==> job 531: inputs <==
Design Circle_Area_Calculator, start of the top module:
module Circle_Area_Calculator(clk, rst, radius, area);
  input wire clk, rst;
  input wire [31:0] radius;
  output reg [31:0] area;
  wire [31:0] Square_radius, Result;
  parameter Pi = 32'b01000000010010010000111111010000;
  FloatMultiplier_rounding FM0(.Multiplicand(radius), .Multiplier(radius), .Result(Square_radius));
  FloatMultiplier_rounding FM1(.Multiplicand(Square_radius), .Multiplier(Pi), .Result(Result));
  always @(posedge clk) begin
	if(rst) begin
		area[31:0] <= 1'b0;
	end else begin
		area[31:0] <= Result[31:0];
	end
  end
endmodule
export LEC_CHECK = 0
export ABC_AREA = 1
export CAP_MARGIN = 20
export CELL_PAD_IN_SITES_DETAIL_PLACEMENT = 0
export CORE_ASPECT_RATIO = 1.07
export CORE_MARGIN = 2
export CORE_UTILIZATION = 40
export CTS_CLUSTER_SIZE = 94
export GPL_TIMING_DRIVEN = 1
export MAX_ROUTING_LAYER = met4
export MIN_ROUTING_LAYER = met2
export SETUP_SLACK_MARGIN = 2.1
export SLEW_MARGIN = 35
create_clock -name core_clock -period 18.3 [get_ports {clk}]
run.sh (not shown) runs the stock make flow with config.mk's settings and CLKGATE_MAP_FILE=.
==> inputs of job 2339, as changes to job 531 <==
==> flow/config.mk (replaced) <==
export PLATFORM = sky130hd
export DESIGN_NAME = Circle_Area_Calculator
export DESIGN_NICKNAME = Circle_Area_Calculator
export VERILOG_FILES = /design/flow/design.v
export SDC_FILE = /design/flow/constraint.sdc
export NUM_CORES = 4
export LEC_CHECK = 0
export CAP_MARGIN = 20
export CELL_PAD_IN_SITES_DETAIL_PLACEMENT = 2
export CORE_MARGIN = 2
export CORE_UTILIZATION = 40
export HOLD_SLACK_MARGIN = 0.14
export SLEW_MARGIN = 20
==> flow/constraint.sdc (replaced) <==
create_clock -name core_clock -period 30.0 [get_ports {clk}]
set_input_delay 6.0000 -clock core_clock [delete_from_list [all_inputs] [get_ports {clk}]]
set_output_delay 6.0000 -clock core_clock [all_outputs]
set_load 0.01 [all_outputs]
==> inputs of job 9610, as changes to job 531 <==
==> flow/config.mk (replaced) <==
export PLATFORM = sky130hd
export DESIGN_NAME = Circle_Area_Calculator
export DESIGN_NICKNAME = Circle_Area_Calculator
export VERILOG_FILES = /design/flow/design.v
export SDC_FILE = /design/flow/constraint.sdc
export NUM_CORES = 4
export LEC_CHECK = 0
export CAP_MARGIN = 20
export CELL_PAD_IN_SITES_DETAIL_PLACEMENT = 2
export CORE_ASPECT_RATIO = 1.71
export CORE_MARGIN = 2
export CORE_UTILIZATION = 40
export HOLD_SLACK_MARGIN = -0.03
export MAX_ROUTING_LAYER = met4
export MIN_ROUTING_LAYER = met2
export SETUP_SLACK_MARGIN = 2.1
export SLEW_MARGIN = 20
==> results <==
HPWL after detailed placement: job 2339 149.3 mm; job 9610 -; job 531 86.79 mm
Instance tally after logic synthesis: job 2339 4,297; job 9610 4,297; job 531 5,045
Chip Footprint: job 2339 82,920 um^2; job 9610 83,000 um^2; job 531 83,360 um^2
Post-cts gate resize count: job 2339 209; job 9610 -; job 531 204
Unique cell type count in the Yosys netlist: job 2339 106; job 9610 106; job 531 69
Die width: job 2339 288.0 um; job 9610 221.1 um; job 531 279.3 um
Status: job 2339 did not finish; job 9610 did not finish; job 531 failed layout checks
Stage where the flow stopped: job 2339 global routing; job 9610 detailed placement; job 531 -
Reasons for failing layout checks: job 2339 -; job 9610 -; job 531 design-rule violations, negative setup slack
Synthesized area divided by synthesized cell count: job 2339 7.506 um^2; job 9610 7.506 um^2; job 531 6.428 um^2
Core Util at FP: job 2339 40.24%; job 9610 40.24%; job 531 40.20%
Row Count: job 2339 104; job 9610 136; job 531 108
Chip area from the yosys synthesis statistics: job 2339 32,250 um^2; job 9610 32,250 um^2; job 531 32,430 um^2
Cells after DPL: job 2339 5,630; job 9610 -; job 531 7,627
Area of the core: job 2339 80,160 um^2; job 9610 80,150 um^2; job 531 80,670 um^2
H-Tree Level Count: job 2339 2; job 9610 -; job 531 2
Dominant cell by count in the synthesized netlist: job 2339 sky130_fd_sc_hd__ha_1; job 9610 sky130_fd_sc_hd__ha_1; job 531 sky130_fd_sc_hd__inv_1
Instance area at placement: job 2339 36,110 um^2; job 9610 -; job 531 46,420 um^2
CTS hold repair buffers: job 2339 0; job 9610 -; job 531 0
Cells in synth_stat.txt: job 2339 4,297; job 9610 4,297; job 531 5,045
TritonCTS Buffers: job 2339 5; job 9610 -; job 531 5
GP Congestion: job 2339 0.8850; job 9610 1.038; job 531 0.9366
Synth Area in Adders: job 2339 31.02%; job 9610 31.02%; job 531 30.73%
Simple-gate share of the synthesized area: job 2339 19.17%; job 9610 19.17%; job 531 20.56%
